## willow
Design CLOCK_TOP, start of the top module:
module CLOCK_TOP( 
	   SEG0, SEG1, SEG2, SEG3, SEG4, SEG5, SEG6, SEG7, LED, BUZ_OUT,
	   CLK50M, KEY1, KEY2, KEY3, SW0, SW1, SW2, SW3, SW4, SW5, KNOCK,
	   SENSOR, ROT_A, ROT_B
	   );
Settings: LEC_CHECK=0, ABC_AREA=1, CAP_MARGIN=40, CORE_MARGIN=2, CORE_UTILIZATION=72, CTS_CLUSTER_DIAMETER=43, CTS_CLUSTER_SIZE=14, GPL_ROUTABILITY_DRIVEN=0, PLACE_DENSITY_LB_ADDON=0.02, SETUP_SLACK_MARGIN=1.15, SLEW_MARGIN=5; clock period 4.62 ns.
run.sh (not shown) runs the stock make flow with config.mk's settings and CLKGATE_MAP_FILE=.
Input-level comparison between quartz and willow:
==> flow/config.mk <==
export PLATFORM = sky130hd
export DESIGN_NAME = CLOCK_TOP
export DESIGN_NICKNAME = CLOCK_TOP
export VERILOG_FILES = /design/flow/design.v
export SDC_FILE = /design/flow/constraint.sdc
export NUM_CORES = 4
export LEC_CHECK = 0
export ABC_AREA = 0
export CAP_MARGIN = 40
export CORE_MARGIN = 2
export CORE_UTILIZATION = 72
export CTS_CLUSTER_SIZE = 14
export MAX_ROUTING_LAYER = met4
export MIN_ROUTING_LAYER = met1
export PLACE_DENSITY_LB_ADDON = 0.16
export SETUP_SLACK_MARGIN = 1.31
export SLEW_MARGIN = 20
export TNS_END_PERCENT = 65
| multi-input combinational cell area | higher: willow |. Signed area change from the synthesized netlist to the final layout (higher): willow. Every run in the comparison, willow and quartz, completed the flow with a clean layout. Compared with willow, quartz shows count of non-CTS buffers in the layout lower by 5.7%. In quartz, total CTS buffers is lower than in willow. When quartz is set beside willow, its number of cells produced by synthesis turns out to be about 25% smaller.
Input-level comparison between fjord and quartz:
--- a/flow/config.mk
+++ b/flow/config.mk
@@ -6,13 +6,14 @@
 export NUM_CORES = 4
 export LEC_CHECK = 0
-export ABC_AREA = 0
-export CAP_MARGIN = 40
-export CORE_MARGIN = 2
+export ABC_AREA = 1
+export CAP_MARGIN = 30
+export CORE_MARGIN = 3
 export CORE_UTILIZATION = 72
 export CTS_CLUSTER_SIZE = 14
+export GPL_ROUTABILITY_DRIVEN = 0
 export MAX_ROUTING_LAYER = met4
 export MIN_ROUTING_LAYER = met1
-export PLACE_DENSITY_LB_ADDON = 0.16
-export SETUP_SLACK_MARGIN = 1.31
+export PLACE_DENSITY_LB_ADDON = 0.06
+export SETUP_SLACK_MARGIN = 1.36
 export SLEW_MARGIN = 20
 export TNS_END_PERCENT = 65
## What came out
- What ended fjord was a tool error in global routing; the run never finished.
- In the metrics for fjord and quartz, the one carrying the higher gate count of the mapped netlist is fjord.
- What quartz reported for net count entering floorplan has to be multiplied by 1.3 to get the figure for fjord.
- Count of different cell masters after synthesis was higher in the run labelled quartz.
The following lists how violet was set up differently from fjord:
==> flow/config.mk <==
export PLATFORM = sky130hd
export DESIGN_NAME = CLOCK_TOP
export DESIGN_NICKNAME = CLOCK_TOP
export VERILOG_FILES = /design/flow/design.v
export SDC_FILE = /design/flow/constraint.sdc
export NUM_CORES = 4
export LEC_CHECK = 0
export ABC_AREA = 1
export CAP_MARGIN = 0
export CORE_MARGIN = 2
export CORE_UTILIZATION = 72
export CTS_CLUSTER_DIAMETER = 317
export CTS_CLUSTER_SIZE = 14
export GPL_ROUTABILITY_DRIVEN = 0
export PLACE_DENSITY_LB_ADDON = 0.02
export SETUP_SLACK_MARGIN = 1.15
export SLEW_MARGIN = 20
==> results <==
- The flow did not stop early for violet: all stages ran, and the layout cleared the timing, design-rule and antenna checks.
- Core footprint: violet higher than fjord
- Relative to fjord, pre-placement core utilization decreased by 1.2 points in violet.
- As of violet, total die size had fallen by a few percent compared to fjord.

========
## job 7570
Starting RTL as in the previous note.
make LEC_CHECK=0 CAP_MARGIN=20 CELL_PAD_IN_SITES_DETAIL_PLACEMENT=1 CORE_ASPECT_RATIO=1.02 CORE_MARGIN=9 CORE_UTILIZATION=34 CTS_CLUSTER_SIZE=62 GPL_ROUTABILITY_DRIVEN=0 MAX_ROUTING_LAYER=met4 PLACE_DENSITY=0.82 SETUP_SLACK_MARGIN=0.53 SLEW_MARGIN=20 TNS_END_PERCENT=50 finish   # period 11.7 ns
Job 7570: all stages complete, timing, DRC and antenna checks passed
Inputs modified between job 7570 and job 5091:
# job 7570
export LEC_CHECK = 0
export CAP_MARGIN = 20
export CELL_PAD_IN_SITES_DETAIL_PLACEMENT = 1
export CORE_ASPECT_RATIO = 1.02
export CORE_MARGIN = 9
export CORE_UTILIZATION = 34
export CTS_CLUSTER_SIZE = 62
export GPL_ROUTABILITY_DRIVEN = 0
export MAX_ROUTING_LAYER = met4
export PLACE_DENSITY = 0.82
export SETUP_SLACK_MARGIN = 0.53
export SLEW_MARGIN = 20
export TNS_END_PERCENT = 50
create_clock -name core_clock -period 11.7 [get_ports {CLK50M}]
# job 5091
export LEC_CHECK = 0
export CAP_MARGIN = 20
export CORE_MARGIN = 2
export CORE_UTILIZATION = 40
export SLEW_MARGIN = 20
create_clock -name core_clock -period 8.31 [get_ports {CLK50M}]
Results
The global-route wire length before repair in job 7570 is 1.4 times that in job 5091.
[diff] total routed wirelength, job 5091 relative to job 7570: improvement
Going from job 7570 to job 5091, core utilization went up 6.2 points; maximum net fanout on the critical path rose 43; maximum number of pins on one net before global-route repair climbed about 4.6%.
The inputs of job 8174 differ from those of job 5091 as listed below.
# job 5091
export LEC_CHECK = 0
export CAP_MARGIN = 20
export CORE_MARGIN = 2
export CORE_UTILIZATION = 40
export SLEW_MARGIN = 20
create_clock -name core_clock -period 8.31 [get_ports {CLK50M}]
# job 8174
export LEC_CHECK = 0
export CAP_MARGIN = 20
export CORE_MARGIN = 2
export CORE_UTILIZATION = 9
export SLEW_MARGIN = 20
create_clock -name core_clock -period 30.1 [get_ports {CLK50M}]
Findings:
- Job 5091 has higher relative area of non-clock buffer cells in the final design than job 8174.
- Delta (job 8174 minus job 5091): number of global-route vias before repair rose by about 3.2%; final cell area excluding filler cells rose by about 13%; total power fell by 72%; post-detailed-routing wire length rose by 9.7 mm; buffer depth of the longest clock path stayed essentially flat.
- Job 8174 vs job 5091, worst setup path endpoint: SEG4[1] vs SEG3[3]
Here is what was changed in the inputs of job 2984 compared with job 8174.
# job 8174
export LEC_CHECK = 0
export CAP_MARGIN = 20
export CORE_MARGIN = 2
export CORE_UTILIZATION = 9
export SLEW_MARGIN = 20
create_clock -name core_clock -period 30.1 [get_ports {CLK50M}]
# job 2984
export LEC_CHECK = 0
export CAP_MARGIN = 20
export CORE_MARGIN = 2
export CORE_UTILIZATION = 68
export SLEW_MARGIN = 20
create_clock -name core_clock -period 6.79 [get_ports {CLK50M}]
Findings:
- Job 2984 ends up with higher pin slew with the least headroom to its limit than job 8174 does.
- Taking job 8174 as the reference, in job 2984 share of cell area taken by multi-input logic gates went up 6.2 points; power climbed 3.0 mW; critical path depth in cells rose 2; final-stage net count about even.

========
Starting RTL as in the previous note.
Settings: LEC_CHECK=0, ABC_AREA=0, CAP_MARGIN=30, CELL_PAD_IN_SITES_DETAIL_PLACEMENT=1, CORE_ASPECT_RATIO=1.86, CORE_MARGIN=9, CORE_UTILIZATION=32, CTS_CLUSTER_SIZE=93, GPL_ROUTABILITY_DRIVEN=0, HOLD_SLACK_MARGIN=0.16, MAX_ROUTING_LAYER=met5, MIN_ROUTING_LAYER=met1, PLACE_DENSITY=0.39, SLEW_MARGIN=20, TNS_END_PERCENT=10; clock period 12.3 ns.
The baseline finished clean.
Rerun with:
- ABC_AREA: 0 -> not set
- CAP_MARGIN: 30 -> 20
- CELL_PAD_IN_SITES_DETAIL_PLACEMENT: 1 -> not set
- CORE_ASPECT_RATIO: 1.86 -> not set
- CORE_MARGIN: 9 -> 2
- CORE_UTILIZATION: 32 -> 61
- CTS_CLUSTER_SIZE: 93 -> not set
- GPL_ROUTABILITY_DRIVEN: 0 -> not set
- HOLD_SLACK_MARGIN: 0.16 -> not set
- MAX_ROUTING_LAYER: met5 -> not set
- MIN_ROUTING_LAYER: met1 -> not set
- PLACE_DENSITY: 0.39 -> not set
- TNS_END_PERCENT: 10 -> not set
- clock period: 12.3 -> 8.72 ns (I/O delays scaled with it)
Effect: Total power climbs by 37%; area after synthesis is unchanged; setup slack is worse by 2.1 ns; final area shrinks by 2.4%; global-route usage increases by 11 points; routed wire length decreases by 22%; via count goes down by 2.0%.
Rerun with:
- ABC_AREA: not set -> 1
- CORE_UTILIZATION: 61 -> 72
- CTS_CLUSTER_SIZE: not set -> 100
- clock period: 8.72 -> 4.62 ns (I/O delays scaled with it)
What happened: Via count increases by 25%. Clock skew is about the same. Die size shrinks by 8.1%. Power went up by 87%. Wire length climbs by 16%. Utilization grows by 11 points. Worst setup slack gets worse by 2.9 ns.

========
Starting RTL as in the previous note.
## CLOCK_TOP
module CLOCK_TOP( 
	   SEG0, SEG1, SEG2, SEG3, SEG4, SEG5, SEG6, SEG7, LED, BUZ_OUT,
	   CLK50M, KEY1, KEY2, KEY3, SW0, SW1, SW2, SW3, SW4, SW5, KNOCK,
	   SENSOR, ROT_A, ROT_B
	   );
clock: 12.3 ns
lec_check: 0
abc_area: 0
cap_margin: 30
core_aspect_ratio: 1.86
core_margin: 9
core_utilization: 32
cts_cluster_size: 93
hold_slack_margin: 0.16
max_routing_layer: met5
min_routing_layer: met1
place_density: 0.39
setup_slack_margin: 0.86
slew_margin: 20
tns_end_percent: 10
Next try:
Settings changed: ABC_AREA 0 to 1, CAP_MARGIN 30 to 35, HOLD_SLACK_MARGIN 0.16 to 0.07.
Setup slack gains 0.32 ns.
First-iteration DRC count rose by 64%.
Worst hold slack gains 0.14 ns.
Via count rose by 21%.
Final cell count rose by 29%.
Non-clock buffer count fell by 3.
Next try:
Settings changed: ABC_AREA 1 to 0, CAP_MARGIN 35 to 30, CELL_PAD_IN_SITES_DETAIL_PLACEMENT set to 2, GPL_ROUTABILITY_DRIVEN set to 0, HOLD_SLACK_MARGIN 0.07 to 0.16, SETUP_SLACK_MARGIN 0.86 to not set.
=> Utilization is about the same; total power falls by 2.2%; global-route usage is higher by 0.41 points; clock power went down by about 4%.
Next try:
Settings changed: ABC_AREA 0 to not set, CAP_MARGIN 30 to 20, CELL_PAD_IN_SITES_DETAIL_PLACEMENT 2 to not set, CORE_ASPECT_RATIO 1.86 to not set, CORE_MARGIN 9 to 2, CORE_UTILIZATION 32 to 40, CTS_CLUSTER_SIZE 93 to not set, GPL_ROUTABILITY_DRIVEN 0 to not set, HOLD_SLACK_MARGIN 0.16 to not set, MAX_ROUTING_LAYER met5 to not set, MIN_ROUTING_LAYER met1 to not set, PLACE_DENSITY 0.39 to not set, TNS_END_PERCENT 10 to not set.
Clock period 12.3 ns to 20.0 ns, I/O delays scaled along.
Outcome: The changed run finished with timing, DRC and antenna clean; wire length falls by 24%; hold slack gains 0.13 ns; area after synthesis does not change; cell area falls by 0.35%; total power falls by 36%; worst setup slack gains 6.6 ns; global-route usage rises by 0.88 points; count of clock-buffer cells in the layout falls by 4.
Next try:
Settings changed: MIN_ROUTING_LAYER set to met2, PLACE_DENSITY set to 0.53.
- Now the flow finished but fails on DRC
- non-clock buffer count stays the same
- synthesized cell count does not change
- clock power drops by about 0.9%
- first-iteration DRC count climbs to 3.3 times its value
Next try:
Settings changed: ABC_AREA set to 1, CELL_PAD_IN_SITES_DETAIL_PLACEMENT set to 2, CORE_MARGIN 2 to 5.
The new run went through all stages and came out clean.
Power went up by 8.0%.
Cell count is higher by 30%.
Wire length climbs by 95%.
Global-route usage is higher by 19 points.
Power figures rest on the tool's default switching activity, not on a simulated workload.
